Design ALU_microprocessor, start of the top module:
module ALU_microprocessor (
  input      [ 5:0]   alu_ctrl  ,
  input      [31:0]   in_1      ,
  input      [31:0]   in_2      ,
  input               alu_clk   ,
  output reg [31:0]   alu_rslt  ,
  output     [ 4:0]   alu_checks             
);
export LEC_CHECK = 0
export CAP_MARGIN = 20
export CORE_MARGIN = 2
export CORE_UTILIZATION = 48
export SLEW_MARGIN = 20
create_clock -name core_clock -period 6.87 [get_ports {alu_clk}]
run.sh (not shown) runs the stock make flow with config.mk's settings and CLKGATE_MAP_FILE=.
Rerun with:
--- a/flow/config.mk
+++ b/flow/config.mk
@@ -8,4 +8,4 @@
 export CAP_MARGIN = 20
 export CORE_MARGIN = 2
-export CORE_UTILIZATION = 48
+export CORE_UTILIZATION = 40
 export SLEW_MARGIN = 20
==> flow/constraint.sdc (replaced) <==
create_clock -name core_clock -period 7.0 [get_ports {alu_clk}]
set_input_delay 1.4000 -clock core_clock [delete_from_list [all_inputs] [get_ports {alu_clk}]]
set_output_delay 1.4000 -clock core_clock [all_outputs]
set_load 0.01 [all_outputs]
Effect: Global-route usage shrinks by 5.1 points; cell count grows by 4.6%; core utilization shrinks by 8.2 points; hold slack is worse by 0.085 ns; power is about the same; first-iteration DRC count shrinks by 11%; wire length grows by 9.0%; via count hardly moves; count of clock-buffer cells in the layout is unchanged; combinational power grows by about 1%.
Rerun with:
==> flow/constraint.sdc (replaced) <==
create_clock -name core_clock -period 5.65 [get_ports {alu_clk}]
set_input_delay 1.1300 -clock core_clock [delete_from_list [all_inputs] [get_ports {alu_clk}]]
set_output_delay 1.1300 -clock core_clock [all_outputs]
set_load 0.01 [all_outputs]
Result: Global-route usage increases by 1.5 points. Combinational power increases by about 35%. Non-clock buffer count increases by 302. Hold slack loses 0.35 ns. Wire length increases by 3.2%. Cell count increases by about 10%. Via count increases by 5.7%. Clock power increases by about 16%. Critical path depth increases by 1.
Rerun with:
--- a/flow/config.mk
+++ b/flow/config.mk
@@ -8,4 +8,5 @@
 export CAP_MARGIN = 20
 export CORE_MARGIN = 2
-export CORE_UTILIZATION = 40
+export CORE_UTILIZATION = 66
+export CTS_CLUSTER_SIZE = 57
 export SLEW_MARGIN = 20
==> flow/constraint.sdc (replaced) <==
create_clock -name core_clock -period 4.6 [get_ports {alu_clk}]
set_input_delay 0.9200 -clock core_clock [delete_from_list [all_inputs] [get_ports {alu_clk}]]
set_output_delay 0.9200 -clock core_clock [all_outputs]
set_load 0.01 [all_outputs]
The new run failed in global routing on GRT-0116.
Die area fell by about 40%.
Synthesized area stays the same.
Synthesized cell count does not change.
Rerun with:
--- a/flow/config.mk
+++ b/flow/config.mk
@@ -6,7 +6,10 @@
 export NUM_CORES = 4
 export LEC_CHECK = 0
-export CAP_MARGIN = 20
+export CAP_MARGIN = 5
 export CORE_MARGIN = 2
-export CORE_UTILIZATION = 66
+export CORE_UTILIZATION = 72
+export CTS_CLUSTER_DIAMETER = 99
 export CTS_CLUSTER_SIZE = 57
+export PLACE_DENSITY = 0.65
+export SETUP_SLACK_MARGIN = 1.03
 export SLEW_MARGIN = 20
==> flow/constraint.sdc (replaced) <==
create_clock -name core_clock -period 3.59 [get_ports {alu_clk}]
set_input_delay 0.7180 -clock core_clock [delete_from_list [all_inputs] [get_ports {alu_clk}]]
set_output_delay 0.7180 -clock core_clock [all_outputs]
set_load 0.01 [all_outputs]
The changed run stopped in detailed placement, error DPL-0038. Synthesized area stays the same. Synthesized cell count does not change. Die area goes down by a little under a tenth.
Rerun with:
==> flow/config.mk (replaced) <==
export PLATFORM = sky130hd
export DESIGN_NAME = ALU_microprocessor
export DESIGN_NICKNAME = ALU_microprocessor
export VERILOG_FILES = /design/flow/design.v
export SDC_FILE = /design/flow/constraint.sdc
export NUM_CORES = 4
export LEC_CHECK = 0
export CAP_MARGIN = 20
export CORE_MARGIN = 2
export CORE_UTILIZATION = 71
export CTS_CLUSTER_DIAMETER = 96
export CTS_CLUSTER_SIZE = 37
export SETUP_SLACK_MARGIN = -0.32
export SLEW_MARGIN = 20
export TNS_END_PERCENT = 70
==> flow/constraint.sdc (replaced) <==
create_clock -name core_clock -period 4.87 [get_ports {alu_clk}]
set_input_delay 0.9740 -clock core_clock [delete_from_list [all_inputs] [get_ports {alu_clk}]]
set_output_delay 0.9740 -clock core_clock [all_outputs]
set_load 0.01 [all_outputs]
Outcome: Now the flow ended with an error in global routing, error GRT-0116; synthesized cell count stays the same; synthesized area does not change; die area goes up by 1.4%.

========
Setup of job 4709:
The RTL this note starts from:
==> flow/design.v <==
`timescale 1ns / 1ps
module ALU_microprocessor (
  input      [ 5:0]   alu_ctrl  ,
  input      [31:0]   in_1      ,
  input      [31:0]   in_2      ,
  input               alu_clk   ,
  output reg [31:0]   alu_rslt  ,
  output     [ 4:0]   alu_checks             
);
reg             N;                           
reg             Z;                           
reg             C;                           
reg             V;                           
reg             P;                           
always @(posedge alu_clk) begin
  case(alu_ctrl)
    5'd0 :  begin   
      {C,alu_rslt} = in_1 + in_2;            
      Z            = (alu_rslt==32'b0);
      N            = alu_rslt[31];
      V            = in_1[31]&&(in_2[31])&&(!alu_rslt[31]) || (!in_1[31])&&(!in_2[31])&&alu_rslt[31];
      P            = ^alu_rslt;
    end
    5'd1 :  begin   
      {C,alu_rslt} = in_1 + (-in_2);         
      C            = !C;
      Z            = (alu_rslt==32'b0);
      N            = alu_rslt[31];
      V            = in_1[31]&&(!in_2[31])&&(!alu_rslt[31]) || (!in_1[31])&&(in_2[31])&&alu_rslt[31];
      P            = ^alu_rslt;
    end
    5'd2 :  begin
      alu_rslt = in_1;                       
      Z        = (alu_rslt==32'b0);
      N        = alu_rslt[31];
      V        = 0;    
      C        = 0;
      P        = ^alu_rslt;
    end
     5'd3 :  begin
      alu_rslt = in_2;                       
      Z        = (alu_rslt==32'b0);
      N        = alu_rslt[31];
      V        = 0;    
      C        = 0;
      P        = ^alu_rslt;
    end
     5'd4 :  begin
      {C,alu_rslt} = in_1 + 1;               
      Z        = (alu_rslt==32'b0);
      N        = alu_rslt[31];
      V        = 0;
      P        = ^alu_rslt;    
    end
    5'd5 :  begin
      {C,alu_rslt} = in_2 + 1;               
      Z        = (alu_rslt==32'b0);
      N        = alu_rslt[31];
      V        = 0;   
      P        = ^alu_rslt; 
    end
    5'd6 :  begin
      alu_rslt = in_1 - 1;                   
      Z        = (alu_rslt==32'b0);
      N        = alu_rslt[31];
      V        = 0;    
      C        = alu_rslt[31];
      P        = ^alu_rslt;
    end
    5'd7 :  begin
      alu_rslt = in_2 - 1;                   
      Z        = (alu_rslt==32'b0);
      N        = alu_rslt[31];
      V        = 0;    
      C        = alu_rslt[31];
      P        = ^alu_rslt;
    end
    5'd8 :  begin   
      alu_rslt = in_1 & in_2;                
      Z        = (alu_rslt==32'b0);
      N        = alu_rslt[31];
      C        = 0;                          
      V        = 0;                          
      P        = ^alu_rslt;
    end
    5'd9 :  begin  
      alu_rslt = in_1 | in_2;                
      Z        = (alu_rslt==32'b0);
      N        = alu_rslt[31];
      V        = 0;                          
      C        = 0;                          
      P        = ^alu_rslt;
    end
    5'd10:  begin  
      alu_rslt = ~(in_1 & in_2);             
      Z        = (alu_rslt==32'b0);
      N        = alu_rslt[31];
      V        = 0;                          
      C        = 0;                          
      P        = ^alu_rslt;
    end
    5'd11:  begin  
      alu_rslt = ~(in_1 | in_2);             
      Z        = (alu_rslt==32'b0);
      N        = alu_rslt[31];
      V        = 0;                          
      C        = 0;                          
      P        = ^alu_rslt;
    end
    5'd12:  begin  
      alu_rslt = ~(in_1 ^ in_2);             
      Z        = (alu_rslt==32'b0);
      N        = alu_rslt[31];
      V        = 0;                          
      C        = 0;                          
      P        = ^alu_rslt;
    end
    5'd13:  begin  
      alu_rslt = in_1 ^ in_2;                
      Z        = (alu_rslt==32'b0);
      N        = alu_rslt[31];
      V        = 0;                          
      C        = 0;                          
      P        = ^alu_rslt;
    end
    5'd14:  begin  
      alu_rslt = ~in_1;                      
      Z        = (alu_rslt==32'b0);
      N        = alu_rslt[31];
      V        = 0;                          
      C        = 0;                          
      P        = ^alu_rslt;
    end
    5'd15:  begin  
      alu_rslt = ~in_2;                      
      Z        = (alu_rslt==32'b0);
      N        = alu_rslt[31];
      V        = 0;                          
      C        = 0;                          
      P        = ^alu_rslt;
    end
    5'd16:  begin
      alu_rslt = in_1 << 1;                  
      Z        = (alu_rslt==32'b0);
      N        = alu_rslt[31];
      V        = 0;                          
      C        = alu_rslt[31];
      P        = ^alu_rslt;
    end
    5'd17:  begin
      alu_rslt = in_2 << 1;                  
      Z        = (alu_rslt==32'b0);
      N        = alu_rslt[31];
      V        = 0;                          
      C        = alu_rslt[31];
      P        = ^alu_rslt;
    end
    5'd18:  begin
      alu_rslt = in_1 >> 1;                  
      Z        = (alu_rslt==32'b0);
      N        = alu_rslt[31];
      V        = 0;                          
      C        = alu_rslt[0];
      P        = ^alu_rslt;
    end
    5'd19:  begin
      alu_rslt = in_1 >> 1;                  
      Z        = (alu_rslt==32'b0);
      N        = alu_rslt[31];
      V        = 0;                          
      C        = alu_rslt[0];
      P        = ^alu_rslt;
    end
    5'd20:  begin
      alu_rslt = {in_1[30:0], in_1[31]};     
      Z        = (alu_rslt==32'b0);
      N        = 0;                          
      V        = 0;                          
      C        = 0;                          
      P        = ^alu_rslt;
    end
    5'd21:  begin
      alu_rslt = {in_2[30:0], in_2[31]};     
      Z        = (alu_rslt==32'b0);
      N        = 0;                          
      V        = 0;                          
      C        = 0;                          
      P        = ^alu_rslt;
    end
    5'd22:  begin
      alu_rslt = {in_1[0], in_1[31:1]};      
      Z        = (alu_rslt==32'b0);
      N        = 0;                          
      V        = 0;                          
      C        = 0;                          
      P        = ^alu_rslt;
    end
    5'd23:  begin
      alu_rslt = {in_2[0], in_2[31:1]};      
      Z        = (alu_rslt==32'b0);
      N        = 0;                          
      V        = 0;                          
      C        = 0;                          
      P        = ^alu_rslt;
    end
    default:  begin                          
      alu_rslt = 0; 
      {P,N,Z,C,V}= 5'b00100;                    
    end
  endcase  
end  
assign alu_checks = {P,V,Z,C,N};               
endmodule  
==> flow/config.mk <==
export PLATFORM = sky130hd
export DESIGN_NAME = ALU_microprocessor
export DESIGN_NICKNAME = ALU_microprocessor
export VERILOG_FILES = /design/flow/design.v
export SDC_FILE = /design/flow/constraint.sdc
export NUM_CORES = 4
export LEC_CHECK = 0
export CAP_MARGIN = 20
export CORE_MARGIN = 2
export CORE_UTILIZATION = 55
export CTS_CLUSTER_DIAMETER = 306
export CTS_CLUSTER_SIZE = 100
export GPL_ROUTABILITY_DRIVEN = 0
export HOLD_SLACK_MARGIN = 0.24
export PLACE_DENSITY = 0.4
export SETUP_SLACK_MARGIN = -0.7
export SLEW_MARGIN = 20
export TNS_END_PERCENT = 5
==> flow/constraint.sdc <==
create_clock -name core_clock -period 7.0 [get_ports {alu_clk}]
set_input_delay 1.4000 -clock core_clock [delete_from_list [all_inputs] [get_ports {alu_clk}]]
set_output_delay 1.4000 -clock core_clock [all_outputs]
set_load 0.01 [all_outputs]
Modified inputs, job 2314 compared to job 4709
- a deleted TNS_END_PERCENT that had been 5
- a change of HOLD_SLACK_MARGIN from 0.24 to -0.08
- a change of CTS_CLUSTER_DIAMETER from 306 to 55
- a change of CORE_UTILIZATION from 55 to 54
- an added CELL_PAD_IN_SITES_DETAIL_PLACEMENT of 1
- an added GPL_TIMING_DRIVEN of 0
- an added CORE_ASPECT_RATIO of 1.73
- a deleted SETUP_SLACK_MARGIN that had been -0.7
- a change of CTS_CLUSTER_SIZE from 100 to 59
- a change of SLEW_MARGIN from 20 to 35
- an added PLACE_DENSITY_LB_ADDON of 0.05
- an added CELL_PAD_IN_SITES_GLOBAL_PLACEMENT of 3
- a change of CAP_MARGIN from 20 to 15
- a deleted PLACE_DENSITY that had been 0.4
- an added MAX_ROUTING_LAYER of met5
- a change of CORE_MARGIN from 2 to 3
==> results <==
- The flow ended early for job 2314: it failed with a tool error in global placement without I/O (3_1_place_gp_skip_io).
- From job 4709 to job 2314 the numbers moved as follows: floorplan row count moved up; die extent in y now larger.
- Horizontal die dimension was higher in the run labelled job 4709.
- [compare] base=job 4709 new=job 2314: synthesized cell count has remained practically unchanged; pre-placement core utilization went down 0.53 points.
Modified inputs, job 4998 compared to job 2314
- CORE_MARGIN: 3 -> 2
- CORE_UTILIZATION: 54 -> 40
- MAX_ROUTING_LAYER: met5 -> met4
- CORE_ASPECT_RATIO: 1.73 -> unset
- CELL_PAD_IN_SITES_GLOBAL_PLACEMENT: 3 -> unset
- PLACE_DENSITY_LB_ADDON: 0.05 -> unset
- SLEW_MARGIN: 35 -> 20
Findings:
- The flow for job 4998 finished, though final verification flagged negative setup slack.
- Share of synthesized area spent on multiplexers came out exactly the same in job 2314 and job 4998.
- In job 4998, the total number of placement rows came out 10 below the value in job 2314.
- Vertical die dimension of job 4998 falls short of that of job 2314 by more than 10%.
- Changes observed in job 4998 relative to job 2314: synthesized area stayed essentially flat, x dimension of the die rose by 49%, chip area from the yosys synthesis statistics stayed essentially flat.
The inputs of job 841 differ from those of job 4998 as listed below.
- GPL_TIMING_DRIVEN removed (was 0)
- CTS_CLUSTER_DIAMETER changed from 55 to 306
- SETUP_SLACK_MARGIN newly set to -0.7
- HOLD_SLACK_MARGIN changed from -0.08 to 0.24
- CAP_MARGIN changed from 15 to 20
- TNS_END_PERCENT newly set to 5
- MAX_ROUTING_LAYER removed (was met4)
- PLACE_DENSITY newly set to 0.4
- CELL_PAD_IN_SITES_DETAIL_PLACEMENT removed (was 1)
- CTS_CLUSTER_SIZE changed from 59 to 100
- CORE_ASPECT_RATIO newly set to 0.5
==> comparison <==
Looking at the reports, job 841 completed the entire flow and the layout it produced met the timing, DRC and antenna checks. Compared with job 4998, job 841 ends up with more cell area. Job 841 ends up with a number of setup buffers added after CTS that is 2 lower than in job 4998. Per the comparison of job 841 with job 4998, wire length after detailed routing has increased; half-perimeter wire length after detailed placement up about 12%; initial DRC count rose 226. Taking job 4998 as the reference, in job 841 chip area saw little to no change; number of core rows moved down.

========
// ALU_microprocessor: RTL as listed in full above, without the edits since
make LEC_CHECK=0 CAP_MARGIN=20 CORE_MARGIN=3 CORE_UTILIZATION=40 GPL_ROUTABILITY_DRIVEN=0 HOLD_SLACK_MARGIN=0.22 SLEW_MARGIN=20 TNS_END_PERCENT=80 finish   # period 7.0 ns
Edit:
- CORE_MARGIN: 3 -> 2
- CORE_UTILIZATION: 40 -> 51
- CTS_CLUSTER_DIAMETER: default -> 396
- CTS_CLUSTER_SIZE: default -> 97
- GPL_ROUTABILITY_DRIVEN: 0 -> default
- HOLD_SLACK_MARGIN: 0.22 -> default
- TNS_END_PERCENT: 80 -> 10
- clock period: 7.0 -> 3.82 ns (I/O delays scaled with it)
=> The changed run completed and failed the layout checks on negative setup slack; wire length grows by about a fifth; area after synthesis is unchanged; final area grows by a quarter to a third.
Edit:
- CORE_MARGIN: 2 -> 7
- CORE_UTILIZATION: 51 -> 40
- CTS_CLUSTER_DIAMETER: 396 -> default
- CTS_CLUSTER_SIZE: 97 -> default
- TNS_END_PERCENT: 10 -> 70
- clock period: 3.82 -> 7.0 ns (I/O delays scaled with it)
Effect:
- The new run produced a clean layout
- worst hold slack is better by 820 ps
- core utilization decreases by 31 points
- setup slack is better by 1500 ps
- total power went down by well over a third
- via count decreases by roughly a tenth
Edit:
- CORE_ASPECT_RATIO: default -> 1.8
- CORE_MARGIN: 7 -> 2
- CORE_UTILIZATION: 40 -> 55
- CTS_CLUSTER_DIAMETER: default -> 306
- CTS_CLUSTER_SIZE: default -> 100
- GPL_ROUTABILITY_DRIVEN: default -> 0
- HOLD_SLACK_MARGIN: default -> -0.08
- PLACE_DENSITY: default -> 0.4
- SETUP_SLACK_MARGIN: default -> -0.7
- TNS_END_PERCENT: 70 -> 5
The new run did not get past global routing (5_1_grt) (GRT-0116).
Synthesized cell count is unchanged.
Die size came out lower by about 33%.
Synthesized area is unchanged.
Edit:
- ABC_AREA: default -> 1
- CORE_ASPECT_RATIO: 1.8 -> default
- CORE_UTILIZATION: 55 -> 72
- CTS_CLUSTER_DIAMETER: 306 -> 371
- CTS_CLUSTER_SIZE: 100 -> 99
- GPL_ROUTABILITY_DRIVEN: 0 -> default
- HOLD_SLACK_MARGIN: -0.08 -> default
- PLACE_DENSITY: 0.4 -> default
- SETUP_SLACK_MARGIN: -0.7 -> 0.25
- clock period: 7.0 -> 4.43 ns (I/O delays scaled with it)
What happened:
- With this change the flow failed in clock tree synthesis (4_1_cts)
- synthesized cell count went up by 59%
- synthesized area went up by 22%
- die area goes down by 6.5%
Power is estimated from default activity; no workload was simulated.
